### design/flow/design.v
module pg_0 (
    input logic a,
    input logic b,
    output logic p,
    output logic g
);
assign p = a ^ b;
assign g = a & b;
endmodule
module pg_1plus (
    input logic pi_cur,
    input logic gi_cur,
    input logic pi_prev,
    input logic gi_prev,
    output logic pout,
    output logic gout
);
assign pout = pi_cur & pi_prev;
assign gout = gi_cur | (pi_cur & gi_prev);
endmodule
module ks_add #(
    parameter N = 64
)
(
    input  logic         clk,
    input  logic         rstn_,
    input  logic         en,
    input  logic [N-1:0] a,
    input  logic [N-1:0] b,
    output logic [N-1:0] out
);
    localparam int stages = $clog2(N) + 1;
    function automatic integer log2_arr(input integer x);
        integer k;
        begin
            log2_arr = 0;
            for (k = 1; k < 31; k = k + 1)
                if (x >= (1 << k)) log2_arr = k;
        end
    endfunction
    genvar i;
    generate
        for (i = 0; i < stages; i++) begin : gen_pg
            logic [(N-(2**(i-1)))-1:0] g_reg_array;
            logic [(N-(2**(i-1)))-1:0] p_reg_array;
            logic [(N-(2**(i-1)))-1:0] p_out_array;
            logic [(N-(2**(i-1)))-1:0] g_out_array;
        end
    endgenerate
    genvar j;
    generate
        for (j = 0; j < stages; j++) begin : reg_assign
            always_ff @( posedge clk ) begin
                if ( !rstn_ ) begin
                    gen_pg[j].g_reg_array <= 0;
                    gen_pg[j].p_reg_array <= 0;
                end
                else if ( en ) begin
                    gen_pg[j].g_reg_array <= gen_pg[j].g_out_array;
                    gen_pg[j].p_reg_array <= gen_pg[j].p_out_array;
                end
                else begin
                    gen_pg[j].g_reg_array <= gen_pg[j].g_reg_array;
                    gen_pg[j].p_reg_array <= gen_pg[j].p_reg_array;
                end
            end
        end
    endgenerate
    genvar step;
    generate 
        for (i = 0; i < N; i++) begin
            pg_0 step0(a[i], b[i], gen_pg[0].p_out_array[i], gen_pg[0].g_out_array[i]);
        end
        for (step = 1; step <= stages; step++) begin
            for (i = 0; i < N-2**(step-1); i++) begin 
                if (step == 1) begin
                    pg_1plus stepn(gen_pg[0].p_reg_array[i+1],  
                                 gen_pg[0].g_reg_array[i+1], 
                                 gen_pg[0].p_reg_array[i], 
                                 gen_pg[0].g_reg_array[i], 
                                 gen_pg[step].p_out_array[i], 
                                 gen_pg[step].g_out_array[i]);
                end
                if (step > 1) begin
                    if (i==0) begin
                        pg_1plus stepn(gen_pg[step-1].p_reg_array[i+2**(step-2)],  
                                 gen_pg[step-1].g_reg_array[i+2**(step-2)], 
                                 gen_pg[0].p_reg_array[0], 
                                 gen_pg[0].g_reg_array[0], 
                                 gen_pg[step].p_out_array[0], 
                                 gen_pg[step].g_out_array[0]);
                    end
                    else if (i < 2**(step-2)) begin 
                        pg_1plus stepn(gen_pg[step-1].p_reg_array[i+2**(step-2)],                                         
                                 gen_pg[step-1].g_reg_array[i+2**(step-2)],                                            
                                 gen_pg[log2_arr(i)+1].p_reg_array[i-2**(log2_arr(i))], 
                                 gen_pg[log2_arr(i)+1].g_reg_array[i-2**(log2_arr(i))],
                                 gen_pg[step].p_out_array[i], 
                                 gen_pg[step].g_out_array[i]);
                    end
                    else begin  
                        pg_1plus stepn(gen_pg[step-1].p_reg_array[i+2**(step-2)],  
                                 gen_pg[step-1].g_reg_array[i+2**(step-2)], 
                                 gen_pg[step-1].p_reg_array[i-2**(step-2)], 
                                 gen_pg[step-1].g_reg_array[i-2**(step-2)], 
                                 gen_pg[step].p_out_array[i], 
                                 gen_pg[step].g_out_array[i]);
                    end
                end
            end
        end
    endgenerate
    generate
        for (i = 0; i < N; i++) begin
            if ( i==0 ) begin
                assign out[0] = gen_pg[0].p_reg_array[0];
            end
            else if ( i==1 ) begin
                assign out[1] = gen_pg[0].p_reg_array[1] ^ gen_pg[0].g_reg_array[0];
            end
            else if (i <= N/2) begin  
                assign out[i] = (gen_pg[0].p_reg_array[i]) ^ (gen_pg[log2_arr(i-1)+1].g_reg_array[(i-1)-2**log2_arr(i-1)]); 
            end
            else begin
                assign out[i] = gen_pg[0].p_reg_array[i] ^ gen_pg[stages-1].g_reg_array[(i-1)-(N/2)]; 
            end
        end
    endgenerate
endmodule
### design/flow/run.sh
#!/bin/bash
# the make line also repeats each setting of config.mk as NAME=value (left out here)
make -C /OpenROAD-flow-scripts/flow DESIGN_CONFIG=/design/flow/config.mk WORK_HOME=/design/flow/orfs CLKGATE_MAP_FILE= finish
### design/flow/config.mk
export PLATFORM = sky130hd
export DESIGN_NAME = ks_add
export DESIGN_NICKNAME = ks_add
export VERILOG_FILES = /design/flow/design.v
export SDC_FILE = /design/flow/constraint.sdc
export NUM_CORES = 4
export LEC_CHECK = 0
export CAP_MARGIN = 0
export CORE_MARGIN = 2
export CORE_UTILIZATION = 72
export CTS_CLUSTER_DIAMETER = 28
export CTS_CLUSTER_SIZE = 50
export PLACE_DENSITY_LB_ADDON = 0.28
export SETUP_SLACK_MARGIN = 0.14
export SLEW_MARGIN = 20
### design/flow/constraint.sdc
create_clock -name core_clock -period 1.12 [get_ports {clk}]
set_input_delay 0.2240 -clock core_clock [delete_from_list [all_inputs] [get_ports {clk}]]
set_output_delay 0.2240 -clock core_clock [all_outputs]
set_load 0.01 [all_outputs]
==> impl_metrics.tcl, run 1 <==
# metrics dict for downstream scripts
set metrics [dict create \
    status "did not finish" \
    lastStage "global routing" \
    error "[ERROR DPL-0038] Utilization greater than 100%, impossible to legalize" \
    ys_area_um2 28100 \
    fp.coreArea_um2 38600 \
    yosys.stat.seqShare_pct 49.5 \
    die_w_um 202 \
    simple_gate_area_share_pct 13.0 \
    synthArstFlopShare_pct 0 \
    clock_sinks 695 \
    dp.cells 3752 \
    chipArea_um2 40600 \
    synth.most_common_cell "dfxtp_1" \
    synthTopCellsByArea "dfxtp_1, a21oi_1, a21boi_1, nand2b_1, o21ai_0" \
    ys.flop_type "dfxtp_1" \
    logic_family "AND-OR/OR-AND gates" \
    row_count 72 \
    adder_share_pct 2.85 \
    mux_area_share_pct 4.49 \
    yosys.area_share.aoi_pct 23.6 \
    ys_cells 2999 \
    gp_congestion 0.974 \
    largest_area_cell "dfxtp_1" \
    top_cell_area_share_pct 49.5 \
    syn_area_per_cell_um2 9.37 \
    synth_area_um2 28100 \
    yosysWarnings 1 \
    ys_seq_elements 695 \
    port-buffer-count 194 \
    synth_cells 2999 \
    clk_path_buf_depth 3 \
    dp_slack_ps -626 \
    die_h_um 202 \
    synthDistinctLibCells 17 \
    ios 195 \
    synth-edff-count 0 \
    syn-num-nets 3194 \
    synthTopCellsByCount "dfxtp_1, a21oi_1, o21ai_0" \
    dp_hpwl_um 59500 \
    hold_buffers 0 \
    fp-utilization_pct 72.8 \
    synthXorXnorAreaFrac_pct 1.96 \
    root_buffer "clkbuf_16" \
    cts_buffers 134 \
    h-tree-depth 4 \
]
[timing repair]
item | CTS
pin swaps | 60
buffers inserted | 20
endpoints found under the setup margin | 123
gates resized | 536
[per-stage QoR]
step                instance area (µm²)  utilization [%]  power (W)
CTS                               37100             96.2     0.0753
detailed placement                31700             82.3     0.0331
global placement                  31700             82.3     0.0328
floorplan                         28200                -     0.0300
==> inputs of run 2 (changes only) <==
Settings changed: CAP_MARGIN 0 to 20, CTS_CLUSTER_DIAMETER 28 to not set, CTS_CLUSTER_SIZE 50 to not set, HOLD_SLACK_MARGIN set to -0.09, MAX_ROUTING_LAYER set to met4, PLACE_DENSITY_LB_ADDON 0.28 to not set, SETUP_SLACK_MARGIN 0.14 to -0.09, TNS_END_PERCENT set to 80.
Clock period 1.12 ns to 1.26 ns, I/O delays scaled along.
==> impl_metrics.tcl, run 2 <==
# metrics dict for downstream scripts
set metrics [dict create \
    logic_family "AND-OR/OR-AND gates" \
    root_buffer "clkbuf_16" \
    lastStage "global routing" \
    clock_sinks 695 \
    status "did not finish" \
    hold_buffers 0 \
    fp-utilization_pct 72.8 \
    top_cell_area_share_pct 49.5 \
    syn_area_per_cell_um2 9.37 \
    adder_share_pct 2.85 \
    yosys.stat.seqShare_pct 49.5 \
    ys_area_um2 28100 \
    simple_gate_area_share_pct 13.0 \
    largest_area_cell "dfxtp_1" \
    cts_buffers 68 \
    die_w_um 202 \
    synth_cells 2999 \
    synth_area_um2 28100 \
    fp.coreArea_um2 38600 \
    row_count 72 \
    mux_area_share_pct 4.49 \
    syn-num-nets 3194 \
    gp_congestion 0.948 \
    synthDistinctLibCells 17 \
    synthTopCellsByCount "dfxtp_1, a21oi_1, o21ai_0" \
    chipArea_um2 40600 \
    port-buffer-count 194 \
    synthArstFlopShare_pct 0 \
    dp.cells 3757 \
    ios 195 \
    yosysWarnings 1 \
    yosys.area_share.aoi_pct 23.6 \
    synth.most_common_cell "dfxtp_1" \
    dp_hpwl_um 61000 \
    synthXorXnorAreaFrac_pct 1.96 \
    synthTopCellsByArea "dfxtp_1, a21oi_1, a21boi_1, nand2b_1, o21ai_0" \
    clk_path_buf_depth 3 \
    ys.flop_type "dfxtp_1" \
    synth-edff-count 0 \
    h-tree-depth 3 \
    ys_seq_elements 695 \
    die_h_um 202 \
    dp_slack_ps -395 \
    ys_cells 2999 \
]
## run 2: metrics by stage
stage                     area, µm²  hold slack (ps)
after floorplan               28100              441
after detailed placement      31800              459
after CTS                     34000             9.03
after global placement        31800              451
## run 2: repair_timing
action,CTS
gates cloned,0
resized,400
endpoints found under the hold margin,0
setup endpoints to repair,64
pin swaps,36
setup buffers,8
==> inputs of run 3 (changes only) <==
Settings changed: CORE_ASPECT_RATIO set to 0.89, CTS_CLUSTER_DIAMETER set to 53, CTS_CLUSTER_SIZE set to 14, HOLD_SLACK_MARGIN -0.09 to -0.1, MAX_ROUTING_LAYER met4 to not set, PLACE_DENSITY_LB_ADDON set to 0.28, SETUP_SLACK_MARGIN -0.09 to not set, TNS_END_PERCENT 80 to 60.
Clock period 1.26 ns to 1.48 ns, I/O delays scaled along.
==> impl_metrics.tcl, run 3 <==
# implementation run metrics
set metrics [dict create \
    antenna_left 0 \
    tns_ps -3740 \
    top_cell_area_share_pct 49.5 \
    largest_area_cell "dfxtp_1" \
    clock_net_power_w 0.0131 \
    h-tree-depth 2 \
    so.violations "negative setup slack" \
    netSwitchingFraction_pct 25.1 \
    met1_usage_pct 52.7 \
    grt_max_degree 111 \
    p_sw_w 0.00944 \
    ys_cells 2999 \
    ff2ff_setup_slack_ps 150 \
    simple_gate_area_share_pct 13.0 \
    antenna_found_initial 4 \
    reg2reg_from "gen_pg[3].g_reg_array[0]$_SDFFE_PN0P_" \
    fill_cells 2148 \
    drt_iter0_drc 2783 \
    clk_path_buf_depth 3 \
    drc 0 \
    cap_violations 0 \
    clock_sinks 695 \
    rsz0062_at_grt "true" \
    synth-edff-count 0 \
    syn_area_per_cell_um2 9.37 \
    hold_class "input pin to flip-flop" \
    fin_util_pct 85.1 \
    syn-num-nets 3194 \
    ys_seq_elements 695 \
    cp_top_family "flip-flops" \
    slew_headroom_pct 65.5 \
    synth.most_common_cell "dfxtp_1" \
    crit_buf_inv 1 \
    overflow 0 \
    path_depth 2 \
    cp_cell_sequence "xor2_4 -> buf_6" \
    grt_pass1_wl_um 123000 \
    worstReg2RegEnd "gen_pg[6].g_reg_array[4]$_SDFFE_PN0P_" \
    critPathLaunchType "flip-flop" \
    setup_violations 63 \
    cp_max_fo 2 \
    finalClockPeriodUsage_pct 109 \
    use_met2_pct 62.1 \
    synthXorXnorAreaFrac_pct 1.96 \
    track_usage_pct 38.5 \
    mux_area_share_pct 4.49 \
    intPower_w 0.0282 \
    max_freq_mhz 620 \
    crit_path_end_kind "primary output" \
    worst_pin_slew_ps 517 \
    combinationalPower_w 0.00435 \
    port-buffer-count 194 \
    grt_pass1_vias 22500 \
    dp_slack_ps -8.11 \
    wirelength_um 81200 \
    hold_violations 0 \
    pwr-share-comb_pct 11.6 \
    cts_tree "built" \
    dr.pass1.iters 6 \
    yosysWarnings 1 \
    met3_usage_pct 6.06 \
    fin_worst_skew_ps 18.7 \
    p_seq_share_pct 53.7 \
    synth_area_um2 28100 \
    cpMaxStageDelayCell "dfxtp_4" \
    crit_path_start "gen_pg[5].g_reg_array[14]$_SDFFE_PN0P_" \
    stdcell_count 3771 \
    vias 24000 \
    yosys.area_share.aoi_pct 23.6 \
    cts_buffers 55 \
    ys.flop_type "dfxtp_1" \
    ios 195 \
    clkPwrFrac_pct 34.7 \
    power-top-group "registers" \
    viasPerCell 6.36 \
    wl_per_cell_um 21.5 \
    adder_share_pct 2.85 \
    openroad.warnings 31 \
    root_buffer "clkbuf_16" \
    period_minus_slack_ps 1610 \
    required_ps 1180 \
    pwr_density_cell_nw_per_um2 1140 \
    leakagePower_nw 12.4 \
    die_h_um 190 \
    synthArstFlopShare_pct 0 \
    clkLatencyLatePin_ps 600 \
    row_count 68 \
    slew_violations 0 \
    yosys.stat.seqShare_pct 49.5 \
    irDropWorstVdd_mv 0.976 \
    endpoint "out[31]" \
    busiest_layer "met2" \
    die_w_um 213 \
    ys_area_um2 28100 \
    hold-path-cell-count 3 \
    clkTransAtPathRegs_ps 60 \
    status "finished with violations" \
    synth_cells 2999 \
    flow.area_growth_from_synthesis_pct 17.1 \
    powerSeq_w 0.0202 \
    dp.cells 3697 \
    logic_family "AND-OR/OR-AND gates" \
    crit_type "flip-flop to primary output" \
    fp-utilization_pct 72.7 \
    reg2regPathDepth 5 \
    hold-path-endpoint "gen_pg[5].g_reg_array[2]$_SDFFE_PN0P_" \
    chipArea_um2 40600 \
    synthDistinctLibCells 17 \
    gp_congestion 0.921 \
    synthTopCellsByCount "dfxtp_1, a21oi_1, o21ai_0" \
    max_stage_delay_ps 390 \
    fp.coreArea_um2 38600 \
    fin_ws_ps -133 \
    crit_arrival_ps 1320 \
    finalNetCount 3437 \
    synthTopCellsByArea "dfxtp_1, a21oi_1, a21boi_1, nand2b_1, o21ai_0" \
    dp_hpwl_um 55600 \
    hold_buffers 0 \
    min_from "rstn_" \
]
[run 3: cell type report]
class / count / area (µm²) / area share (%)
antenna: 1 / 2.50 / 0.00761
clock buffer: 59 / 1400 / 4.26
clock inverter: 1 / 8.76 / 0.0266
multi-input combinational: 2085 / 13000 / 39.5
sequential: 695 / 14100 / 42.8
tap: 525 / 657 / 2.00
timing repair buffer: 405 / 3730 / 11.3
[run 3: through the flow]
stage	hold WS [ps]	power, W	cell area (µm²)
finish	24.4	0.0376	32900
global route	44.7	0.0386	32900
CTS	12.3	0.0374	32800
detailed placement	462	0.0249	31400
global placement	452	0.0247	31400
floorplan	445	0.0227	28100
[run 3: layer usage]
layer | wire length, µm | share of wire [%]
met5 | 69 | 0.085
met4 | 2980 | 3.7
met3 | 7070 | 8.7
met2 | 38000 | 47
met1 | 33100 | 41
[run 3: what timing repair did]
| action | CTS | global route |
|---|---|---|
| pin swaps | 39 | 25 |
| gates resized | 381 | 23 |
| setup buffers | 9 | 4 |
| setup endpoints to repair | 64 | 64 |
==> inputs of run 4 (changes only) <==
Settings changed: ABC_AREA set to 1, CAP_MARGIN 20 to 30, CELL_PAD_IN_SITES_DETAIL_PLACEMENT set to 1, CELL_PAD_IN_SITES_GLOBAL_PLACEMENT set to 2, CORE_ASPECT_RATIO 0.89 to 0.54, CORE_MARGIN 2 to 7, CORE_UTILIZATION 72 to 40, CTS_CLUSTER_DIAMETER 53 to 274, CTS_CLUSTER_SIZE 14 to 20, HOLD_SLACK_MARGIN -0.1 to not set, MAX_ROUTING_LAYER set to met4, MIN_ROUTING_LAYER set to met1, PLACE_DENSITY set to 0.67, PLACE_DENSITY_LB_ADDON 0.28 to not set, SLEW_MARGIN 20 to 35, TNS_END_PERCENT 60 to not set.
Clock period 1.48 ns to 2.0 ns, I/O delays scaled along.
==> impl_metrics.tcl, run 4 <==
# implementation run metrics
set metrics [dict create \
    cp_cell_sequence "buf_4 -> xor2_2 -> dlygate4sd2_1" \
    ff2ff_setup_slack_ps 270 \
    adder_share_pct 2.80 \
    slew_headroom_pct 41.7 \
    synth_area_um2 28600 \
    yosys.stat.seqShare_pct 48.7 \
    dr.pass1.iters 5 \
    syn-num-nets 4002 \
    vias 26200 \
    min_from "en" \
    leakagePower_nw 12.8 \
    grt_max_degree 117 \
    gp_congestion 0.906 \
    port-buffer-count 194 \
    irDropWorstVdd_mv 0.522 \
    synthTopCellsByCount "nand2_1, dfxtp_1, a21oi_1" \
    tns_ps 0 \
    row_count 71 \
    pwr_density_cell_nw_per_um2 820 \
    hold_class "input pin to flip-flop" \
    crit_arrival_ps 1550 \
    power-top-group "registers" \
    cp_top_family "buffers and inverters" \
    wl_per_cell_um 21.8 \
    hold_violations 0 \
    synthXorXnorAreaFrac_pct 1.90 \
    p_sw_w 0.00739 \
    cp_max_fo 2 \
    clk_path_buf_depth 3 \
    cts_buffers 40 \
    cap_violations 0 \
    diodes 0 \
    fp.coreArea_um2 70100 \
    setup_violations 0 \
    fill_cells 8574 \
    max_freq_mhz 512 \
    clock_net_power_w 0.00846 \
    hold-path-endpoint "gen_pg[4].p_reg_array[38]$_SDFFE_PN0P_" \
    crit_path_start "gen_pg[6].g_reg_array[3]$_SDFFE_PN0P_" \
    required_ps 1600 \
    endpoint "out[36]" \
    wirelength_um 106000 \
    openroad.warnings 30 \
    top_cell_area_share_pct 48.7 \
    synth.most_common_cell "nand2_1" \
    fp-utilization_pct 40.8 \
    antenna_found_initial 13 \
    fin_ws_ps 47.8 \
    crit_type "flip-flop to primary output" \
    cpMaxStageDelayCell "dfxtp_1" \
    hold-path-cell-count 3 \
    finalClockPeriodUsage_pct 97.6 \
    die_h_um 210 \
    dp_slack_ps -452 \
    synth_cells 3807 \
    largest_area_cell "dfxtp_1" \
    ys_area_um2 28600 \
    finalNetCount 4101 \
    antenna_left 0 \
    status "no timing/DRC/antenna violations" \
    worst_pin_slew_ps 866 \
    flow.area_growth_from_synthesis_pct 14.4 \
    powerSeq_w 0.0152 \
    rsz0062_at_grt "false" \
    viasPerCell 5.40 \
    syn_area_per_cell_um2 7.51 \
    h-tree-depth 2 \
    yosysWarnings 1 \
    reg2reg_from "gen_pg[6].g_reg_array[3]$_SDFFE_PN0P_" \
    grt_pass1_vias 26300 \
    crit_path_end_kind "primary output" \
    clock_sinks 695 \
    ys_seq_elements 695 \
    mux_area_share_pct 0 \
    regArea_um2 14100 \
    path_depth 3 \
    synth-edff-count 0 \
    intPower_w 0.0194 \
    slew_violations 0 \
    drc 0 \
    grt_pass1_wl_um 162000 \
    overflow 0 \
    track_usage_pct 26.5 \
    hold_buffers 0 \
    clkLatencyLatePin_ps 600 \
    mi_logic_area_um2 12400 \
    synthDistinctLibCells 19 \
    synthArstFlopShare_pct 0 \
    ys_cells 3807 \
    simple_gate_area_share_pct 23.0 \
    logic_family "simple AND/OR/NAND/NOR gates" \
    worstReg2RegEnd "gen_pg[6].g_reg_array[3]$_SDFFE_PN0P_" \
    ys.flop_type "dfxtp_1" \
    root_buffer "clkbuf_16" \
    clkTransAtPathRegs_ps 90 \
    fin_total_pwr_w 0.0268 \
    dp_hpwl_um 77600 \
    combinationalPower_w 0.00319 \
    ios 195 \
    cts_tree "built" \
    clkPwrFrac_pct 31.6 \
    synthTopCellsByArea "dfxtp_1, nand2_1, a21oi_1, nand3_1, o21ai_0" \
    period_minus_slack_ps 1950 \
    drt_iter0_drc 2323 \
    max_stage_delay_ps 320 \
    critPathLaunchType "flip-flop" \
    p_seq_share_pct 56.5 \
    chipArea_um2 79500 \
    reg2regPathDepth 3 \
    crit_buf_inv 2 \
    yosys.area_share.aoi_pct 15.7 \
    fin_worst_skew_ps 23.6 \
    netSwitchingFraction_pct 27.6 \
    die_w_um 378 \
    pwr-share-comb_pct 11.9 \
]
-- run 4: area by class of cell --
class,instances,area share (%)
Clock buffer,41,3.14
Sequential cell,695,43.0
Tap cell,949,3.63
Multi-Input combinational cell,2649,38.0
Clock inverter,1,0.0230
Timing Repair Buffer,304,9.61
Inverter,216,2.55
-- run 4: routing by layer --
metal | GRT usage, % | up-vias | wire [µm]
met5 | - | - | 0
met4 | 3.49 | 0 | 1140
met3 | 3.87 | 79 | 5970
met2 | 36.0 | 604 | 42000
li1 | - | 12600 | -
met1 | 41.9 | 13000 | 56900
-- run 4: timing repair --
| item | in CTS | in global routing |
|---|---|---|
| setup endpoints to repair | 63 | 4 |
| gates resized | 169 | 6 |
| setup buffers | 2 | 1 |
-- run 4: stage by stage --
| step | utilization (%) | instances | instance area (µm²) | hold WS (ps) |
|---|---|---|---|---|
| floorplan | - | 3807 | 28600 | 429 |
| global placement | 45.0 | 4810 | 31600 | 442 |
| detailed placement | 45.0 | 4810 | 31600 | 448 |
| CTS | 46.6 | 4854 | 32700 | 183 |
| global route | 46.6 | 4855 | 32700 | 218 |
| finish | 46.6 | 4855 | 32700 | 222 |
==> inputs of run 5 (changes only) <==
Settings changed: CELL_PAD_IN_SITES_DETAIL_PLACEMENT 1 to 2, CELL_PAD_IN_SITES_GLOBAL_PLACEMENT 2 to not set, CORE_ASPECT_RATIO 0.54 to 0.62, CORE_MARGIN 7 to 2, CORE_UTILIZATION 40 to 57, CTS_CLUSTER_DIAMETER 274 to 163, CTS_CLUSTER_SIZE 20 to not set, GPL_ROUTABILITY_DRIVEN set to 1, MIN_ROUTING_LAYER met1 to met2, PLACE_DENSITY 0.67 to not set, PLACE_DENSITY_LB_ADDON set to 0.0, SETUP_SLACK_MARGIN set to 0.74, SLEW_MARGIN 35 to 20, TNS_END_PERCENT set to 45.
Clock period 2.0 ns to 3.21 ns, I/O delays scaled along.
==> impl_metrics.tcl, run 5 <==
# metrics dict for downstream scripts
set metrics [dict create \
    gp_congestion 0.917 \
    synth.most_common_cell "nand2_1" \
    yosys.area_share.aoi_pct 15.7 \
    synthArstFlopShare_pct 0 \
    synthXorXnorAreaFrac_pct 1.90 \
    row_count 64 \
    chipArea_um2 52000 \
    yosysWarnings 1 \
    synthDistinctLibCells 19 \
    yosys.stat.seqShare_pct 48.7 \
    mux_area_share_pct 0 \
    ys_seq_elements 695 \
    synth_area_um2 28600 \
    largest_area_cell "dfxtp_1" \
    ys_area_um2 28600 \
    port-buffer-count 194 \
    top_cell_area_share_pct 48.7 \
    error "[ERROR DPL-0033] detailed placement checks failed during check placement." \
    ys_cells 3807 \
    synthTopCellsByCount "nand2_1, dfxtp_1, a21oi_1" \
    lastStage "detailed placement" \
    logic_family "simple AND/OR/NAND/NOR gates" \
    ios 195 \
    simple_gate_area_share_pct 23.0 \
    synthTopCellsByArea "dfxtp_1, nand2_1, a21oi_1, nand3_1, o21ai_0" \
    adder_share_pct 2.80 \
    status "did not finish" \
    synth-edff-count 0 \
    syn_area_per_cell_um2 7.51 \
    synth_cells 3807 \
    die_w_um 288 \
    die_h_um 180 \
    syn-num-nets 4002 \
    fp-utilization_pct 57.8 \
    fp.coreArea_um2 49400 \
    ys.flop_type "dfxtp_1" \
]
run 5: through the flow:
stage,cell area [µm²],std cells,hold WS [ps]
3_3_place_gp,30500,4454,437
2_1_floorplan,28600,3807,429
==> inputs of run 6 (changes only) <==
Settings changed: CAP_MARGIN 30 to 20, CELL_PAD_IN_SITES_DETAIL_PLACEMENT 2 to 1, CELL_PAD_IN_SITES_GLOBAL_PLACEMENT set to 3, CORE_ASPECT_RATIO 0.62 to not set, CORE_MARGIN 2 to 5, CORE_UTILIZATION 57 to 55, CTS_CLUSTER_DIAMETER 163 to not set, CTS_CLUSTER_SIZE set to 30, MAX_ROUTING_LAYER met4 to not set, MIN_ROUTING_LAYER met2 to not set, PLACE_DENSITY set to 0.37, PLACE_DENSITY_LB_ADDON 0.0 to not set, SETUP_SLACK_MARGIN 0.74 to not set, TNS_END_PERCENT 45 to not set.
Clock period 3.21 ns to 1.11 ns, I/O delays scaled along.
==> impl_metrics.tcl, run 6 <==
# metrics dict for downstream scripts
set metrics [dict create \
    top_cell_area_share_pct 48.7 \
    yosys.stat.seqShare_pct 48.7 \
    synth.most_common_cell "nand2_1" \
    yosys.area_share.aoi_pct 15.7 \
    ys_seq_elements 695 \
    row_count 83 \
    lastStage "global placement without I/O" \
    synthTopCellsByArea "dfxtp_1, nand2_1, a21oi_1, nand3_1, o21ai_0" \
    die_w_um 238 \
    ys_cells 3807 \
    synthTopCellsByCount "nand2_1, dfxtp_1, a21oi_1" \
    yosysWarnings 1 \
    error "[ERROR GPL-0301] Utilization 129.513 % exceeds 100%." \
    synth_cells 3807 \
    syn_area_per_cell_um2 7.51 \
    adder_share_pct 2.80 \
    logic_family "simple AND/OR/NAND/NOR gates" \
    status "did not finish" \
    synthXorXnorAreaFrac_pct 1.90 \
    chipArea_um2 56600 \
    synth-edff-count 0 \
    fp.coreArea_um2 51400 \
    fp-utilization_pct 55.6 \
    die_h_um 238 \
    ys.flop_type "dfxtp_1" \
    mux_area_share_pct 0 \
    synthArstFlopShare_pct 0 \
    simple_gate_area_share_pct 23.0 \
    synthDistinctLibCells 19 \
    synth_area_um2 28600 \
    largest_area_cell "dfxtp_1" \
    syn-num-nets 4002 \
    ys_area_um2 28600 \
]
==> inputs of run 7 (changes only) <==
Settings changed: CELL_PAD_IN_SITES_DETAIL_PLACEMENT 1 to not set, CELL_PAD_IN_SITES_GLOBAL_PLACEMENT 3 to not set, CORE_MARGIN 5 to 2, CORE_UTILIZATION 55 to 72, CTS_CLUSTER_SIZE 30 to 50, GPL_ROUTABILITY_DRIVEN 1 to not set, PLACE_DENSITY 0.37 to not set, PLACE_DENSITY_LB_ADDON set to 0.15, TNS_END_PERCENT set to 90.
Clock period 1.11 ns to 1.99 ns, I/O delays scaled along.
==> impl_metrics.tcl, run 7 <==
# implementation run metrics
set metrics [dict create \
    slew_violations 0 \
    cts_buffers 69 \
    syn-num-nets 4002 \
    clkTransAtPathRegs_ps 70 \
    finalNetCount 4103 \
    pwr-share-comb_pct 10.4 \
    fp.coreArea_um2 38900 \
    required_ps 1590 \
    cts_tree "built" \
    hold_class "input pin to flip-flop" \
    grt_pass1_wl_um 155000 \
    simple_gate_area_share_pct 23.0 \
    drt_iter0_drc 5772 \
    adder_share_pct 2.80 \
    logic_family "simple AND/OR/NAND/NOR gates" \
    yosys.stat.seqShare_pct 48.7 \
    intPower_w 0.0234 \
    synth_area_um2 28600 \
    synth_cells 3807 \
    worst_pin_slew_ps 766 \
    setup_violations 1 \
    cp_max_fo 3 \
    top_cell_area_share_pct 48.7 \
    combinationalPower_w 0.00330 \
    cpMaxStageDelayCell "dfxtp_1" \
    ys_area_um2 28600 \
    cp_cell_sequence "xor2_1 -> dlygate4sd2_1" \
    stdcell_count 4474 \
    critPathLaunchType "flip-flop" \
    grt_pass1_vias 27400 \
    crit_arrival_ps 1620 \
    reg2regPathDepth 2 \
    grt_max_degree 95 \
    endpoint "out[31]" \
    openroad.warnings 27 \
    tns_ps -29.2 \
    drc 0 \
    cap_violations 0 \
    clock_sinks 695 \
    p_sw_w 0.00839 \
    max_freq_mhz 495 \
    clkLatencyLatePin_ps 590 \
    synthTopCellsByCount "nand2_1, dfxtp_1, a21oi_1" \
    ys_seq_elements 695 \
    finalClockPeriodUsage_pct 101 \
    synthDistinctLibCells 19 \
    yosysWarnings 1 \
    dp.cells 4355 \
    ff2ff_setup_slack_ps 760 \
    powerSeq_w 0.0154 \
    root_buffer "clkbuf_16" \
    slew_headroom_pct 48.4 \
    row_count 72 \
    clk_path_buf_depth 3 \
    period_minus_slack_ps 2020 \
    h-tree-depth 3 \
    antenna_left 0 \
    power-top-group "registers" \
    dp_hpwl_um 65800 \
    syn_area_per_cell_um2 7.51 \
    clkPwrFrac_pct 41.1 \
    fin_worst_skew_ps 16.4 \
    overflow 0 \
    hold-path-endpoint "gen_pg[2].g_reg_array[42]$_SDFFE_PN0P_" \
    p_seq_share_pct 48.5 \
    max_stage_delay_ps 450 \
    mux_area_share_pct 0 \
    crit_buf_inv 1 \
    viasPerCell 6.55 \
    crit_path_end_kind "primary output" \
    crit_path_start "gen_pg[5].g_reg_array[14]$_SDFFE_PN0P_" \
    crit_type "flip-flop to primary output" \
    wl_per_cell_um 23.1 \
    antenna_found_initial 3 \
    yosys.area_share.aoi_pct 15.7 \
    ys_cells 3807 \
    synth-edff-count 0 \
    flow.area_growth_from_synthesis_pct 16.3 \
    cp_top_family "flip-flops" \
    pwr_density_cell_nw_per_um2 956 \
    clock_net_power_w 0.0130 \
    die_w_um 203 \
    hold-path-cell-count 3 \
    reg2reg_from "gen_pg[0].g_reg_array[58]$_SDFFE_PN0P_" \
    fin_ws_ps -29.2 \
    irDropWorstVdd_mv 0.674 \
    status "finished with violations" \
    so.violations "negative setup slack" \
    leakagePower_nw 13.2 \
    wirelength_um 103000 \
    synth.most_common_cell "nand2_1" \
    gp_congestion 0.986 \
    hold_violations 0 \
    path_depth 2 \
    synthXorXnorAreaFrac_pct 1.90 \
    die_h_um 203 \
    fp-utilization_pct 73.4 \
    ys.flop_type "dfxtp_1" \
    port-buffer-count 194 \
    largest_area_cell "dfxtp_1" \
    netSwitchingFraction_pct 26.4 \
    hold_buffers 0 \
    track_usage_pct 48.4 \
    min_from "en" \
    worstReg2RegEnd "gen_pg[0].g_reg_array[58]$_SDFFE_PN0P_" \
    dr.pass1.iters 10 \
    synthTopCellsByArea "dfxtp_1, nand2_1, a21oi_1, nand3_1, o21ai_0" \
    chipArea_um2 41300 \
    vias 29300 \
    ios 195 \
    synthArstFlopShare_pct 0 \
]
==> run 7: what timing repair did <==
action	4_1_cts	5_1_grt
pin swaps	3	0
setup buffers	0	0
gates cloned	0	0
resized	208	6
setup endpoints to repair	63	4
endpoints found under the hold margin	0	0
==> run 7: layer usage <==
metal | up-vias | wire, µm | global-route usage (%)
met1 | 13500 | 37100 | 64.9
li1 | 12600 | - | -
met2 | 2651 | 42600 | 69.3
met3 | 572 | 17800 | 18.6
met4 | 4 | 5890 | 21.4
met5 | - | 34 | 0
==> run 7: per-stage QoR <==
stage	utilization [%]	hold slack, ps	worst slack (ps)	power, W	instance area [µm²]
after floorplan	-	429	687	0.0171	28600
after global placement	79.0	440	198	0.0186	30700
after detailed placement	79.0	443	229	0.0187	30700
after CTS	85.3	140	11.0	0.0313	33200
after global routing	85.4	145	-35.4	0.0324	33200
final	85.4	145	-29.2	0.0318	33200
==> run 7: layout make-up <==
| cell class | count | area [µm²] |
|---|---|---|
| sequential | 695 | 14100 |
| multi-input combinational | 2649 | 12500 |
| fill | 2128 | 5690 |
| timing repair buffer | 277 | 2860 |
| clock buffer | 109 | 2160 |
| inverter | 216 | 835 |
| tap | 518 | 648 |
| clock inverter | 9 | 70.1 |
| antenna | 1 | 2.50 |
==> inputs of run 8 (changes only) <==
Settings changed: CELL_PAD_IN_SITES_DETAIL_PLACEMENT set to 0, CELL_PAD_IN_SITES_GLOBAL_PLACEMENT set to 0, CORE_ASPECT_RATIO set to 1.52, CORE_MARGIN 2 to 6, CORE_UTILIZATION 72 to 15, CTS_CLUSTER_SIZE 50 to not set, GPL_TIMING_DRIVEN set to 0, MIN_ROUTING_LAYER set to met1, PLACE_DENSITY_LB_ADDON 0.15 to 0.11, SETUP_SLACK_MARGIN set to 0.04, TNS_END_PERCENT 90 to 20.
Clock period 1.99 ns to 1.11 ns, I/O delays scaled along.
==> impl_metrics.tcl, run 8 <==
# implementation run metrics
set metrics [dict create \
    status "finished with violations" \
    so.violations "negative setup slack" \
    p_seq_share_pct 45.1 \
    ff2ff_setup_slack_ps 40 \
    openroad.warnings 29 \
    fp-utilization_pct 15.1 \
    slew_headroom_pct 42.9 \
    clkPwrFrac_pct 43.2 \
    finalNetCount 4332 \
    cts_tree "built" \
    synth_cells 3807 \
    track_usage_pct 16.3 \
    worstReg2RegEnd "gen_pg[4].g_reg_array[32]$_SDFFE_PN0P_" \
    crit_buf_inv 1 \
    ys_area_um2 28600 \
    dp_hpwl_um 134000 \
    hold_buffers 0 \
    cp_top_family "flip-flops" \
    setup_violations 68 \
    ios 195 \
    cap_violations 0 \
    placed_cell_area_um2 33700 \
    adder_share_pct 2.80 \
    netSwitchingFraction_pct 29.1 \
    pwr-share-comb_pct 11.6 \
    dr.pass1.iters 5 \
    wirelength_um 170000 \
    reg2reg_from "gen_pg[3].p_reg_array[36]$_SDFFE_PN0P_" \
    die_h_um 550 \
    clkTransAtPathRegs_ps 70 \
    crit_arrival_ps 1470 \
    clk_path_buf_depth 3 \
    powerSeq_w 0.0276 \
    required_ps 890 \
    antenna_found_initial 5 \
    grt_pass1_wl_um 234000 \
    endpoint "out[43]" \
    hold-path-endpoint "gen_pg[0].p_reg_array[63]$_SDFFE_PN0P_" \
    simple_gate_area_share_pct 23.0 \
    synth.most_common_cell "nand2_1" \
    dp_slack_ps -1880 \
    cp_cell_sequence "xor2_2 -> buf_2" \
    root_buffer "clkbuf_16" \
    yosys.stat.seqShare_pct 48.7 \
    chipArea_um2 201000 \
    overflow 0 \
    fin_total_pwr_w 0.0612 \
    largest_area_cell "dfxtp_1" \
    cpMaxStageDelayCell "dfxtp_4" \
    hold_violations 0 \
    fin_worst_skew_ps 33.0 \
    reg2regPathDepth 2 \
    logic_family "simple AND/OR/NAND/NOR gates" \
    max_stage_delay_ps 460 \
    clock_sinks 695 \
    crit_type "flip-flop to primary output" \
    synthArstFlopShare_pct 0 \
    synthTopCellsByArea "dfxtp_1, nand2_1, a21oi_1, nand3_1, o21ai_0" \
    top_cell_area_share_pct 48.7 \
    row_count 197 \
    leakagePower_nw 14.1 \
    clkLatencyLatePin_ps 680 \
    slew_violations 0 \
    fin_area_um2 37300 \
    wl_met1_um 70900 \
    drc 0 \
    yosysWarnings 1 \
    yosys.area_share.aoi_pct 15.7 \
    h-tree-depth 3 \
    drt_iter0_drc 1541 \
    port-buffer-count 193 \
    finalClockPeriodUsage_pct 152 \
    critPathLaunchType "flip-flop" \
    rsz0062_at_grt "true" \
    synthDistinctLibCells 19 \
    intPower_w 0.0434 \
    syn_area_per_cell_um2 7.51 \
    vias 27100 \
    path_depth 2 \
    ys_seq_elements 695 \
    gp_congestion 0.852 \
    pwr_density_cell_nw_per_um2 1640 \
    p_sw_w 0.0178 \
    ys_cells 3807 \
    viasPerCell 4.06 \
    fin_ws_ps -580 \
    combinationalPower_w 0.00712 \
    grt_pass1_vias 28500 \
    wl_per_cell_um 25.4 \
    tns_ps -32260 \
    clock_net_power_w 0.0264 \
    irDropWorstVdd_mv 0.791 \
    ys.flop_type "dfxtp_1" \
    hold_class "input pin to flip-flop" \
    hold-path-cell-count 5 \
    fp.coreArea_um2 189000 \
    worst_pin_slew_ps 857 \
    crit_path_end_kind "primary output" \
    cts_buffers 74 \
    synth_area_um2 28600 \
    min_from "a[63]" \
    power-top-group "registers" \
    flow.area_growth_from_synthesis_pct 30.4 \
    grt_max_degree 14 \
    synthTopCellsByCount "nand2_1, dfxtp_1, a21oi_1" \
    wl_met3_um 4440 \
    synth-edff-count 0 \
    mux_area_share_pct 0 \
    syn-num-nets 4002 \
    crit_path_start "gen_pg[6].g_reg_array[10]$_SDFFE_PN0P_" \
    cp_max_fo 2 \
    synthXorXnorAreaFrac_pct 1.90 \
    top_layer "met4" \
    max_freq_mhz 592 \
    dr_wl_met2_um 87700 \
    die_w_um 366 \
    antenna_left 0 \
    period_minus_slack_ps 1690 \
]
-- run 8: metrics by stage --
stage	hold slack, ps	std cells	util [%]
after floorplan	413	3807	-
after global placement	445	6487	17.8
after detailed placement	449	6489	17.8
after CTS	176	6672	19.6
after global routing	265	6677	19.7
final	249	6681	19.7
-- run 8: cell type report --
class	instances	area, µm²
Tap cell	2487	3110
Buffer	246	1670
Inverter	216	818
Fill cell	21700	152000
Multi-Input combinational cell	2649	12800
Antenna cell	6	15.0
Sequential cell	695	14300
Clock inverter	13	155
Timing Repair Buffer	255	2150
Clock buffer	114	2280
-- run 8: per-layer routing --
layer | GRT usage (%) | vias to the layer above
met1 | 19.4 | 13200
met3 | 1.48 | 164
met4 | 6.02 | 0
met2 | 30.6 | 586
met5 | 0 | -
li1 | - | 13100
-- run 8: repair_timing --
| action | CTS | global route |
|---|---|---|
| resized | 613 | 40 |
| endpoints found under the setup margin | 737 | 255 |
| pin swaps | 44 | 32 |
| buffers inserted | 57 | 3 |
==> inputs of run 9 (changes only) <==
Settings changed: ABC_AREA 1 to not set, CAP_MARGIN 20 to 5, CELL_PAD_IN_SITES_DETAIL_PLACEMENT 0 to not set, CELL_PAD_IN_SITES_GLOBAL_PLACEMENT 0 to not set, CORE_ASPECT_RATIO 1.52 to not set, CORE_MARGIN 6 to 2, CORE_UTILIZATION 15 to 72, CTS_CLUSTER_SIZE set to 39, GPL_TIMING_DRIVEN 0 to not set, MIN_ROUTING_LAYER met1 to not set, PLACE_DENSITY_LB_ADDON 0.11 to not set, SETUP_SLACK_MARGIN 0.04 to not set, TNS_END_PERCENT 20 to not set.
Clock period 1.11 ns to 1.57 ns, I/O delays scaled along.
==> impl_metrics.tcl, run 9 <==
# implementation run metrics
set metrics [dict create \
    flow.area_growth_from_synthesis_pct 19.6 \
    hold_ws_ps 84.9 \
    irDropWorstVdd_mv 1.00 \
    chipArea_um2 40600 \
    logic_family "AND-OR/OR-AND gates" \
    clkTransAtPathRegs_ps 60 \
    power-top-group "registers" \
    drc 0 \
    setup_violations 38 \
    worstReg2RegEnd "gen_pg[6].g_reg_array[5]$_SDFFE_PN0P_" \
    crit_path_end_kind "primary output" \
    clkPwrFrac_pct 41.8 \
    yosys.area_share.aoi_pct 23.6 \
    status "finished with violations" \
    slew_headroom_pct 52.3 \
    h-tree-depth 3 \
    synthTopCellsByArea "dfxtp_1, a21oi_1, a21boi_1, nand2b_1, o21ai_0" \
    so.violations "negative setup slack" \
    crit_type "flip-flop to primary output" \
    hold-path-cell-count 3 \
    synthTopCellsByCount "dfxtp_1, a21oi_1, o21ai_0" \
    synth_area_um2 28100 \
    intPower_w 0.0301 \
    yosys.stat.seqShare_pct 49.5 \
    ys_seq_elements 695 \
    finalClockPeriodUsage_pct 111 \
    synthArstFlopShare_pct 0 \
    leakagePower_nw 12.7 \
    netSwitchingFraction_pct 24.9 \
    slew_violations 0 \
    simple_gate_area_share_pct 13.0 \
    fp-utilization_pct 72.8 \
    crit_buf_inv 1 \
    pwr-share-comb_pct 10.5 \
    powerSeq_w 0.0192 \
    cap_violations 0 \
    worst_pin_slew_ps 715 \
    overflow 0 \
    drt_iter0_drc 3586 \
    max_stage_delay_ps 450 \
    root_buffer "clkbuf_16" \
    cts_buffers 69 \
    met1_usage_pct 57.7 \
    ys_cells 2999 \
    fin_total_pwr_w 0.0401 \
    adder_share_pct 2.85 \
    openroad.warnings 33 \
    row_count 72 \
    max_freq_mhz 574 \
    clock_sinks 695 \
    wl_per_cell_um 24.1 \
    ys.flop_type "dfxtp_1" \
    reg2regPathDepth 3 \
    crit_path_start "gen_pg[5].g_reg_array[9]$_SDFFE_PN0P_" \
    viasPerCell 6.55 \
    cts_tree "built" \
    fp.coreArea_um2 38600 \
    use_met2_pct 68.6 \
    path_depth 2 \
    cp_max_fo 2 \
    hold_buffers 0 \
    hold-path-endpoint "gen_pg[2].g_reg_array[19]$_SDFFE_PN0P_" \
    grt_pass1_vias 23800 \
    antenna_found_initial 1 \
    clk_path_buf_depth 3 \
    syn_area_per_cell_um2 9.37 \
    met3_usage_pct 8.79 \
    synthXorXnorAreaFrac_pct 1.96 \
    cpMaxStageDelayCell "dfxtp_4" \
    period_minus_slack_ps 1740 \
    clock_net_power_w 0.0168 \
    finalNetCount 3431 \
    synth_cells 2999 \
    p_seq_share_pct 47.7 \
    hold_class "input pin to flip-flop" \
    pwr_density_cell_nw_per_um2 1190 \
    rsz0062_at_grt "true" \
    critPathLaunchType "flip-flop" \
    endpoint "out[26]" \
    track_usage_pct 42.9 \
    cp_cell_sequence "xor2_2 -> buf_2" \
    grt_pass1_wl_um 136000 \
    antenna_left 0 \
    combinationalPower_w 0.00422 \
    synthDistinctLibCells 17 \
    fin_ws_ps -173 \
    min_from "rstn_" \
    busiest_layer "met2" \
    synth.most_common_cell "dfxtp_1" \
    dp_hpwl_um 58900 \
    reg2reg_from "gen_pg[3].g_reg_array[1]$_SDFFE_PN0P_" \
    ys_area_um2 28100 \
    largest_area_cell "dfxtp_1" \
    grt_max_degree 131 \
    wirelength_um 91600 \
    required_ps 1260 \
    top_cell_area_share_pct 49.5 \
    synth-edff-count 0 \
    cp_top_family "flip-flops" \
    vias 24900 \
    ff2ff_setup_slack_ps 210 \
    ios 195 \
    gp_congestion 0.975 \
    port-buffer-count 194 \
    crit_arrival_ps 1430 \
    diodes 0 \
    p_sw_w 0.0100 \
    die_h_um 202 \
    yosysWarnings 1 \
    mux_area_share_pct 4.49 \
    die_w_um 202 \
    clkLatencyLatePin_ps 590 \
    fin_worst_skew_ps 17.2 \
    hold_violations 0 \
    dr.pass1.iters 6 \
    syn-num-nets 3194 \
]
-- run 9: per-layer routing --
metal  wire length (µm)  share of wire (%)
met5                 13              0.014
met4               3460                3.8
met3              10100                 11
met2              42300                 46
met1              35800                 39
-- run 9: stage by stage --
step                cells  cell area (µm²)  utilization [%]  setup slack, ps  TNS, ps
floorplan            2999            28100                -              370        0
global placement     3667            31100             80.7             -183     -579
detailed placement   3667            31100             80.7             -179     -565
CTS                  3796            33500             86.8             -232    -1490
global route         3800            33600             87.1             -151    -2260
finish               3800            33600             87.1             -173    -1560
-- run 9: what timing repair did --
item                                    CTS  global route
pin swaps                                32            29
gates resized                           389            33
buffers inserted                         12             4
hold endpoints to repair                  0             0
endpoints found under the setup margin   64            53
-- run 9: area by class of cell --
type | count | area (µm²)
Clock inverter | 20 | 253
Tap cell | 518 | 648
Sequential cell | 695 | 14100
Fill cell | 1967 | 4960
Timing Repair Buffer | 385 | 3490
Clock buffer | 97 | 2000
Multi-Input combinational cell | 2085 | 13100
==> inputs of run 10 (changes only) <==
Settings changed: ABC_AREA set to 1, CAP_MARGIN 5 to 20, CORE_ASPECT_RATIO set to 1.35, CORE_UTILIZATION 72 to 23, CTS_CLUSTER_SIZE 39 to not set, HOLD_SLACK_MARGIN set to 0.11, MIN_ROUTING_LAYER set to met2, PLACE_DENSITY_LB_ADDON set to 0.15, TNS_END_PERCENT set to 90.
Clock period 1.57 ns to 2.94 ns, I/O delays scaled along.
==> impl_metrics.tcl, run 10 <==
# implementation run metrics
set metrics [dict create \
    path_depth 2 \
    rsz0062_at_grt "false" \
    grt_pass1_wl_um 162000 \
    chipArea_um2 127000 \
    synth_area_um2 28600 \
    synthArstFlopShare_pct 0 \
    ys_seq_elements 695 \
    hold_class "input pin to flip-flop" \
    simple_gate_area_share_pct 23.0 \
    antenna_left 0 \
    ys_area_um2 28600 \
    wl_per_cell_um 19.7 \
    synth.most_common_cell "nand2_1" \
    h-tree-depth 3 \
    critPathLaunchType "flip-flop" \
    grt_max_degree 152 \
    powerSeq_w 0.0104 \
    slew_violations 0 \
    grt_pass1_vias 38000 \
    flow.area_growth_from_synthesis_pct 20.2 \
    ff2ff_setup_slack_ps 1660 \
    synthDistinctLibCells 19 \
    largest_area_cell "dfxtp_1" \
    power-top-group "registers" \
    top_cell_area_share_pct 48.7 \
    cap_violations 0 \
    dp_slack_ps 720 \
    combinationalPower_w 0.00223 \
    clock_sinks 695 \
    yosys.area_share.aoi_pct 15.7 \
    status "no timing/DRC/antenna violations" \
    synthTopCellsByCount "nand2_1, dfxtp_1, a21oi_1" \
    crit_path_end_kind "primary output" \
    viasPerCell 6.35 \
    clkPwrFrac_pct 43.6 \
    drc 0 \
    drt_iter0_drc 4756 \
    fp-utilization_pct 23.1 \
    tns_ps 0 \
    cts_tree "built" \
    cts_buffers 72 \
    worstReg2RegEnd "gen_pg[6].g_reg_array[15]$_SDFFE_PN0P_" \
    leakagePower_nw 13.0 \
    min_from "rstn_" \
    track_usage_pct 25.7 \
    netSwitchingFraction_pct 27.6 \
    logic_family "simple AND/OR/NAND/NOR gates" \
    p_seq_share_pct 46.4 \
    finalNetCount 4095 \
    crit_buf_inv 1 \
    port-buffer-count 194 \
    syn-num-nets 4002 \
    ys.flop_type "dfxtp_1" \
    endpoint "out[13]" \
    clock_net_power_w 0.00976 \
    hold-path-endpoint "gen_pg[0].p_reg_array[2]$_SDFFE_PN0P_" \
    worst_pin_slew_ps 662 \
    yosysWarnings 1 \
    syn_area_per_cell_um2 7.51 \
    pwr-share-comb_pct 10.0 \
    fin_util_pct 27.8 \
    irDropWorstVdd_mv 0.401 \
    adder_share_pct 2.80 \
    setup_violations 0 \
    crit_arrival_ps 2330 \
    cp_top_family "buffers and inverters" \
    clk_path_buf_depth 3 \
    vias 35300 \
    mux_area_share_pct 0 \
    cp_max_fo 4 \
    postCtsSetupRepairBufs 0 \
    required_ps 2350 \
    reg2regPathDepth 2 \
    dr.pass1.iters 7 \
    finalClockPeriodUsage_pct 99.2 \
    antenna_found_initial 0 \
    synthXorXnorAreaFrac_pct 1.90 \
    crit_type "flip-flop to primary output" \
    dp_hpwl_um 73600 \
    intPower_w 0.0162 \
    max_stage_delay_ps 640 \
    ys_cells 3807 \
    fp.coreArea_um2 123000 \
    fin_ws_ps 23.1 \
    fin_worst_skew_ps 25.5 \
    openroad.warnings 39 \
    slew_headroom_pct 55.9 \
    cp_cell_sequence "xor2_1 -> clkdlybuf4s50_1" \
    crit_path_start "gen_pg[4].g_reg_array[4]$_SDFFE_PN0P_" \
    max_freq_mhz 343 \
    ios 195 \
    gp_congestion 0.844 \
    synth-edff-count 0 \
    overflow 0 \
    synth_cells 3807 \
    hold_violations 0 \
    synthTopCellsByArea "dfxtp_1, nand2_1, a21oi_1, nand3_1, o21ai_0" \
    wirelength_um 110000 \
    clkTransAtPathRegs_ps 70 \
    die_w_um 307 \
    hold-path-cell-count 3 \
    clkLatencyLatePin_ps 670 \
    cpMaxStageDelayCell "clkdlybuf4s50_1" \
    die_h_um 414 \
    hold_buffers 0 \
    reg2reg_from "gen_pg[4].g_reg_array[7]$_SDFFE_PN0P_" \
    period_minus_slack_ps 2920 \
    root_buffer "clkbuf_16" \
    pwr_density_cell_nw_per_um2 651 \
    row_count 150 \
    p_sw_w 0.00618 \
    yosys.stat.seqShare_pct 48.7 \
]
==> run 10: metrics by stage <==
step | hold slack (ps) | instances | total power (W) | area [µm²]
after CTS | 283 | 5549 | 0.0223 | 34300
after floorplan | 429 | 3807 | 0.0116 | 28600
final | 311 | 5557 | 0.0224 | 34400
after global routing | 341 | 5549 | 0.0231 | 34300
after detailed placement | 445 | 5422 | 0.0127 | 31900
after global placement | 442 | 5422 | 0.0127 | 31900
==> run 10: final cells by class <==
cell class,count,area [µm²]
clock buffers,110,2210
clock inverters,17,170
inverters,216,835
diodes,8,20.0
well taps,1596,2000
multi-input cells,2649,12500
fillers,13700,89100
repair buffers,266,2740
flip-flops and latches,695,13900
==> run 10: metal layers <==
| metal | track usage, % | vias to the layer above | wire (µm) |
|---|---|---|---|
| met5 | 10.9 | - | 1400 |
| met4 | 5.37 | 30 | 6000 |
| met3 | 34.5 | 475 | 46000 |
| met2 | 30.0 | 9613 | 56100 |
| met1 | - | 12600 | 0 |
| li1 | - | 12600 | - |
==> run 10: what timing repair did <==
item,CTS,global route
pin swaps,0,0
resized,1,6
endpoints found under the setup margin,1,6
hold endpoints to repair,0,0
==> inputs of run 11 (changes only) <==
Settings changed: ABC_AREA 1 to not set, CORE_ASPECT_RATIO 1.35 to not set, CORE_UTILIZATION 23 to 40, HOLD_SLACK_MARGIN 0.11 to not set, MIN_ROUTING_LAYER met2 to not set, PLACE_DENSITY_LB_ADDON 0.15 to not set, SETUP_SLACK_MARGIN set to -0.0, TNS_END_PERCENT 90 to not set.
Clock period 2.94 ns to 1.93 ns, I/O delays scaled along.
==> impl_metrics.tcl, run 11 <==
# implementation run metrics
set metrics [dict create \
    stdcell_count 4179 \
    min_from "rstn_" \
    fill_cells 6638 \
    period_minus_slack_ps 1880 \
    fp.coreArea_um2 69800 \
    rsz0062_at_grt "false" \
    setup_violations 0 \
    row_count 97 \
    status "no timing/DRC/antenna violations" \
    pwr_density_cell_nw_per_um2 970 \
    finalNetCount 3378 \
    synthTopCellsByCount "dfxtp_1, a21oi_1, o21ai_0" \
    path_depth 2 \
    gp_congestion 0.840 \
    irDropWorstVdd_mv 0.627 \
    hold_class "input pin to flip-flop" \
    openroad.warnings 26 \
    dr.pass1.iters 5 \
    tns_ps 0 \
    synth-edff-count 0 \
    mux_area_share_pct 4.49 \
    reg2regPathDepth 3 \
    ios 195 \
    root_buffer "clkbuf_16" \
    port-buffer-count 194 \
    h-tree-depth 3 \
    leakagePower_nw 12.5 \
    critPathLaunchType "flip-flop" \
    required_ps 1540 \
    clkPwrFrac_pct 43.5 \
    crit_buf_inv 1 \
    synthArstFlopShare_pct 0 \
    cts_buffers 75 \
    crit_type "flip-flop to primary output" \
    flow.area_growth_from_synthesis_pct 20.4 \
    synth_area_um2 28100 \
    yosys.area_share.aoi_pct 23.6 \
    max_freq_mhz 531 \
    clkLatencyLatePin_ps 620 \
    adder_share_pct 2.85 \
    wl_per_cell_um 18.8 \
    hold-path-cell-count 3 \
    die_h_um 269 \
    postCtsSetupRepairBufs 0 \
    syn-num-nets 3194 \
    synthTopCellsByArea "dfxtp_1, a21oi_1, a21boi_1, nand2b_1, o21ai_0" \
    finalClockPeriodUsage_pct 97.5 \
    fp-utilization_pct 40.2 \
    p_sw_w 0.00799 \
    hold_violations 0 \
    fin_ws_ps 47.6 \
    synth.most_common_cell "dfxtp_1" \
    worst_pin_slew_ps 674 \
    overflow 0 \
    grt_pass1_wl_um 121000 \
    chipArea_um2 72400 \
    viasPerCell 5.28 \
    cp_top_family "flip-flops" \
    syn_area_per_cell_um2 9.37 \
    synthDistinctLibCells 17 \
    cpMaxStageDelayCell "dfxtp_2" \
    wirelength_um 78800 \
    track_usage_pct 21.4 \
    p_seq_share_pct 47.5 \
    grt_pass1_vias 21300 \
    drt_iter0_drc 1528 \
    synthXorXnorAreaFrac_pct 1.96 \
    crit_path_end_kind "primary output" \
    crit_path_start "gen_pg[0].p_reg_array[41]$_SDFFE_PN0P_" \
    cts_tree "built" \
    largest_area_cell "dfxtp_1" \
    die_w_um 269 \
    endpoint "out[41]" \
    pwr-share-comb_pct 9.0 \
    diodes 0 \
    combinationalPower_w 0.00294 \
    dp_hpwl_um 57300 \
    clkTransAtPathRegs_ps 60 \
    clock_sinks 695 \
    dp.cells 4046 \
    worstReg2RegEnd "gen_pg[6].g_reg_array[19]$_SDFFE_PN0P_" \
    simple_gate_area_share_pct 13.0 \
    clk_path_buf_depth 3 \
    reg2reg_from "gen_pg[5].g_reg_array[3]$_SDFFE_PN0P_" \
    yosys.stat.seqShare_pct 49.5 \
    drc 0 \
    fin_worst_skew_ps 24.8 \
    top_cell_area_share_pct 49.5 \
    slew_violations 0 \
    vias 22100 \
    netSwitchingFraction_pct 24.4 \
    grt_max_degree 89 \
    ys_cells 2999 \
    antenna_found_initial 4 \
    powerSeq_w 0.0156 \
    cp_cell_sequence "xor2_1 -> dlygate4sd2_1" \
    ys_seq_elements 695 \
    antenna_left 0 \
    clock_net_power_w 0.0143 \
    hold-path-endpoint "gen_pg[1].g_reg_array[28]$_SDFFE_PN0P_" \
    power-top-group "registers" \
    slew_headroom_pct 55.1 \
    cp_max_fo 5 \
    dp_slack_ps 263 \
    ys_area_um2 28100 \
    max_stage_delay_ps 380 \
    cap_violations 0 \
    logic_family "AND-OR/OR-AND gates" \
    yosysWarnings 1 \
    intPower_w 0.0248 \
    crit_arrival_ps 1500 \
    synth_cells 2999 \
    ff2ff_setup_slack_ps 580 \
    ys.flop_type "dfxtp_1" \
]
[run 11: metal layers]
metal / track usage (%) / wire length [µm] / vias up
met2: 34.5 / 35800 / 492
met5: 0 / 13 / -
li1: - / - / 11000
met1: 29.1 / 36600 / 10500
met4: 7.82 / 2670 / 2
met3: 3.25 / 3670 / 117
[run 11: area by class of cell]
cell class	instances	area [µm²]	area share (%)
Sequential cell	695	14000	41.5
Multi-Input combinational cell	2085	12900	38.2
Timing Repair Buffer	326	3240	9.57
Clock buffer	113	2190	6.47
Tap cell	940	1180	3.48
Clock inverter	20	249	0.736
[run 11: per-stage QoR]
| step | instance area (µm²) | hold WS (ps) | power, W | util (%) |
|---|---|---|---|---|
| final | 33800 | 171 | 0.0328 | 48.5 |
| after global routing | 33800 | 175 | 0.0341 | 48.5 |
| after CTS | 33800 | 135 | 0.0331 | 48.4 |
| after detailed placement | 31300 | 461 | 0.0189 | 44.8 |
| after global placement | 31300 | 453 | 0.0189 | 44.8 |
| after floorplan | 28100 | 445 | 0.0174 | - |
[run 11: repair_timing]
| action | CTS | global route |
|---|---|---|
| pin swaps | 1 | 1 |
| resized | 155 | 8 |
| endpoints found under the setup margin | 63 | 7 |
| hold buffers | 0 | 0 |
==> inputs of run 12 (changes only) <==
Settings changed: CORE_UTILIZATION 40 to 68, CTS_CLUSTER_SIZE set to 39, SETUP_SLACK_MARGIN -0.0 to not set.
Clock period 1.93 ns to 1.62 ns, I/O delays scaled along.
==> impl_metrics.tcl, run 12 <==
# implementation run metrics
set metrics [dict create \
    viasPerCell 6.19 \
    drc 0 \
    synthDistinctLibCells 17 \
    finalClockPeriodUsage_pct 104 \
    cts_buffers 69 \
    hold-path-endpoint "gen_pg[2].g_reg_array[10]$_SDFFE_PN0P_" \
    antenna_left 0 \
    combinationalPower_w 0.00390 \
    hold_buffers 0 \
    clock_sinks 695 \
    cp_top_family "flip-flops" \
    adder_share_pct 2.85 \
    rsz0062_at_grt "true" \
    yosysWarnings 1 \
    wirelength_um 81700 \
    die_w_um 207 \
    syn-num-nets 3194 \
    ys_seq_elements 695 \
    mux_area_share_pct 4.49 \
    antenna_found_initial 4 \
    intPower_w 0.0289 \
    yosys.area_share.aoi_pct 23.6 \
    chipArea_um2 42900 \
    fin_util_pct 82.2 \
    pwr-share-comb_pct 10.2 \
    root_buffer "clkbuf_16" \
    max_stage_delay_ps 430 \
    flow.area_growth_from_synthesis_pct 19.6 \
    p_sw_w 0.00919 \
    cap_violations 0 \
    status "finished with violations" \
    dp_hpwl_um 58300 \
    path_depth 2 \
    clkPwrFrac_pct 41.2 \
    simple_gate_area_share_pct 13.0 \
    synthArstFlopShare_pct 0 \
    ff2ff_setup_slack_ps 280 \
    endpoint "out[31]" \
    irDropWorstVdd_mv 1.03 \
    reg2reg_from "gen_pg[4].g_reg_array[2]$_SDFFE_PN0P_" \
    period_minus_slack_ps 1680 \
    slew_headroom_pct 57.1 \
    top_cell_area_share_pct 49.5 \
    grt_pass1_vias 22700 \
    synth_area_um2 28100 \
    ys.flop_type "dfxtp_1" \
    hold_violations 0 \
    synth-edff-count 0 \
    slew_violations 0 \
    h-tree-depth 3 \
    port-buffer-count 194 \
    max_freq_mhz 595 \
    ys_area_um2 28100 \
    required_ps 1300 \
    dp.cells 3691 \
    stdcell_count 3822 \
    reg2regPathDepth 3 \
    pwr_density_cell_nw_per_um2 1130 \
    crit_type "flip-flop to primary output" \
    grt_pass1_wl_um 127000 \
    logic_family "AND-OR/OR-AND gates" \
    cp_max_fo 2 \
    hold-path-cell-count 3 \
    leakagePower_nw 12.7 \
    crit_path_start "gen_pg[5].g_reg_array[14]$_SDFFE_PN0P_" \
    crit_buf_inv 1 \
    cp_cell_sequence "xor2_1 -> buf_2" \
    synthXorXnorAreaFrac_pct 1.96 \
    clkTransAtPathRegs_ps 60 \
    ios 195 \
    fill_cells 2596 \
    fin_worst_skew_ps 17.0 \
    synthTopCellsByCount "dfxtp_1, a21oi_1, o21ai_0" \
    dp_slack_ps -63.5 \
    fin_ws_ps -61.8 \
    min_from "rstn_" \
    drt_iter0_drc 2921 \
    finalNetCount 3439 \
    largest_area_cell "dfxtp_1" \
    hold_class "input pin to flip-flop" \
    hold_ws_ps 107 \
    row_count 74 \
    syn_area_per_cell_um2 9.37 \
    dr.pass1.iters 7 \
    overflow 0 \
    track_usage_pct 37.1 \
    p_seq_share_pct 48.6 \
    crit_path_end_kind "primary output" \
    die_h_um 207 \
    cpMaxStageDelayCell "dfxtp_4" \
    power-top-group "registers" \
    vias 23700 \
    critPathLaunchType "flip-flop" \
    ys_cells 2999 \
    wl_per_cell_um 21.4 \
    fp-utilization_pct 68.8 \
    cts_tree "built" \
    clk_path_buf_depth 3 \
    synth.most_common_cell "dfxtp_1" \
    gp_congestion 0.952 \
    grt_max_degree 104 \
    fp.coreArea_um2 40800 \
    setup_violations 5 \
    yosys.stat.seqShare_pct 49.5 \
    openroad.warnings 33 \
    clkLatencyLatePin_ps 590 \
    worst_pin_slew_ps 644 \
    worstReg2RegEnd "gen_pg[6].g_reg_array[10]$_SDFFE_PN0P_" \
    netSwitchingFraction_pct 24.1 \
    powerSeq_w 0.0185 \
    crit_arrival_ps 1360 \
    so.violations "negative setup slack" \
    synthTopCellsByArea "dfxtp_1, a21oi_1, a21boi_1, nand2b_1, o21ai_0" \
    synth_cells 2999 \
    clock_net_power_w 0.0157 \
]
[run 12: final cells by class]
cell class	count	area, µm²	share of cell area (%)
antenna	1	2.50	0.00745
timing repair buffer	393	3580	10.7
clock buffer	104	2030	6.05
multi-input combinational	2085	13000	38.8
tap	532	666	1.98
sequential	695	14100	42.0
clock inverter	12	166	0.496
[run 12: timing repair]
item,4_1_cts,5_1_grt
pin swaps,20,17
setup buffers,8,6
endpoints found under the setup margin,64,32
gates resized,365,28
[run 12: routing by layer]
layer | share of wire [%] | vias to the layer above | wire, µm | GRT usage [%]
li1 | - | 11100 | - | -
met1 | 43 | 11400 | 35500 | 53.6
met2 | 44 | 976 | 35900 | 56.3
met3 | 9.6 | 171 | 7870 | 7.70
met4 | 3.0 | 0 | 2490 | 11.1
met5 | 0 | - | 0 | 0
[run 12: metrics by stage]
stage,total power (W),area [µm²],TNS [ps]
floorplan,0.0207,28100,0
global placement,0.0226,31200,-179
detailed placement,0.0227,31200,-127
CTS,0.0380,33500,-219
global route,0.0392,33600,-414
finish,0.0381,33600,-144
==> inputs of run 13 (changes only) <==
Settings changed: CAP_MARGIN 20 to 5.
Clock period 1.62 ns to 1.08 ns, I/O delays scaled along.
==> impl_metrics.tcl, run 13 <==
# implementation run metrics
set metrics [dict create \
    track_usage_pct 39.8 \
    clkTransAtPathRegs_ps 60 \
    antenna_left 0 \
    clkPwrFrac_pct 42.2 \
    clk_path_buf_depth 3 \
    fin_worst_skew_ps 24.6 \
    synthXorXnorAreaFrac_pct 1.96 \
    flow.area_growth_from_synthesis_pct 24.2 \
    synth.most_common_cell "dfxtp_1" \
    hold_class "input pin to flip-flop" \
    row_count 74 \
    fp.coreArea_um2 40800 \
    overflow 0 \
    clock_net_power_w 0.0252 \
    cts_tree "built" \
    so.violations "negative setup slack" \
    synthTopCellsByCount "dfxtp_1, a21oi_1, o21ai_0" \
    clkLatencyLatePin_ps 600 \
    crit_buf_inv 1 \
    fp-utilization_pct 68.8 \
    drc 0 \
    ff2ff_setup_slack_ps -40 \
    stdcell_count 3940 \
    grt_pass1_vias 24000 \
    mux_area_share_pct 4.49 \
    gp_congestion 0.942 \
    dr.pass1.iters 6 \
    fill_cells 2196 \
    hold-path-endpoint "gen_pg[1].p_reg_array[16]$_SDFFE_PN0P_" \
    yosys.stat.seqShare_pct 49.5 \
    ys_cells 2999 \
    leakagePower_nw 13.4 \
    crit_arrival_ps 1400 \
    synth-edff-count 0 \
    cp_cell_sequence "xor2_2 -> buf_2" \
    p_sw_w 0.0147 \
    synthArstFlopShare_pct 0 \
    viasPerCell 6.36 \
    ys.flop_type "dfxtp_1" \
    period_minus_slack_ps 1610 \
    crit_path_end_kind "primary output" \
    syn_area_per_cell_um2 9.37 \
    synth_cells 2999 \
    max_stage_delay_ps 440 \
    logic_family "AND-OR/OR-AND gates" \
    h-tree-depth 3 \
    hold_violations 0 \
    irDropWorstVdd_mv 1.26 \
    cp_max_fo 2 \
    hold-path-cell-count 3 \
    synthDistinctLibCells 17 \
    yosys.area_share.aoi_pct 23.6 \
    synthTopCellsByArea "dfxtp_1, a21oi_1, a21boi_1, nand2b_1, o21ai_0" \
    netSwitchingFraction_pct 24.7 \
    root_buffer "clkbuf_16" \
    cap_violations 0 \
    fin_ws_ps -533 \
    grt_pass1_wl_um 135000 \
    simple_gate_area_share_pct 13.0 \
    adder_share_pct 2.85 \
    cpMaxStageDelayCell "dfxtp_4" \
    finalClockPeriodUsage_pct 149 \
    syn-num-nets 3194 \
    pwr_density_cell_nw_per_um2 1710 \
    dp.cells 3800 \
    top_cell_area_share_pct 49.5 \
    reg2reg_from "gen_pg[4].g_reg_array[5]$_SDFFE_PN0P_" \
    die_w_um 207 \
    fin_util_pct 85.4 \
    p_seq_share_pct 46.7 \
    setup_violations 66 \
    intPower_w 0.0449 \
    power-top-group "registers" \
    path_depth 2 \
    synth_area_um2 28100 \
    yosysWarnings 1 \
    combinationalPower_w 0.00659 \
    max_freq_mhz 620 \
    min_from "en" \
    wl_per_cell_um 23.2 \
    antenna_found_initial 4 \
    cts_buffers 71 \
    wirelength_um 91400 \
    die_h_um 207 \
    worstReg2RegEnd "gen_pg[6].g_reg_array[13]$_SDFFE_PN0P_" \
    ios 195 \
    drt_iter0_drc 3416 \
    clock_sinks 695 \
    crit_path_start "gen_pg[5].g_reg_array[14]$_SDFFE_PN0P_" \
    dp_hpwl_um 60700 \
    pwr-share-comb_pct 11.1 \
    slew_headroom_pct 73.1 \
    ys_area_um2 28100 \
    port-buffer-count 194 \
    endpoint "out[31]" \
    chipArea_um2 42900 \
    cp_top_family "flip-flops" \
    finalNetCount 3553 \
    slew_violations 0 \
    critPathLaunchType "flip-flop" \
    worst_pin_slew_ps 400 \
    openroad.warnings 30 \
    grt_max_degree 61 \
    required_ps 860 \
    largest_area_cell "dfxtp_1" \
    rsz0062_at_grt "true" \
    ys_seq_elements 695 \
    powerSeq_w 0.0278 \
    status "finished with violations" \
    reg2regPathDepth 4 \
    vias 25000 \
    crit_type "flip-flop to primary output" \
]
[run 13: area by class of cell]
class                      instances  area, µm²  share of cell area (%)
timing repair buffer             505       4530                    13.0
antenna                            1       2.50                 0.00717
tap                              532        666                    1.91
clock inverter                    18        251                   0.721
sequential                       695      14100                    40.5
clock buffer                     104       2120                    6.09
multi-input combinational       2085      13200                    37.8
[run 13: layer usage]
layer / vias to the layer above / GRT usage [%] / part of all wire, %
met5: - / 0 / 0.027
met1: 12100 / 54.0 / 40
met2: 1374 / 62.8 / 46
met4: 4 / 14.6 / 4.2
met3: 265 / 8.64 / 10
li1: 11300 / - / -
[run 13: timing repair]
action | 4_1_cts | 5_1_grt
endpoints found under the setup margin | 82 | 77
hold endpoints to repair | 1 | 0
gates cloned | 0 | 0
gates resized | 410 | 44
pin swaps | 39 | 32
hold buffers | 1 | 0
setup buffers | 7 | 12
[run 13: metrics by stage]
step	instance area [µm²]	hold WS [ps]	setup WS, ps	setup TNS, ps	power (W)
3_5_place_dp	32200	463	-504	-94640	0.0345
2_1_floorplan	28100	405	1.39	0	0.0311
5_1_grt	34900	35.9	-586	-27330	0.0610
6_report	34900	22.1	-533	-25850	0.0596
4_1_cts	34600	13.9	-481	-25690	0.0591
3_3_place_gp	32200	451	-533	-80330	0.0343
Power and IR drop assume default switching activity.
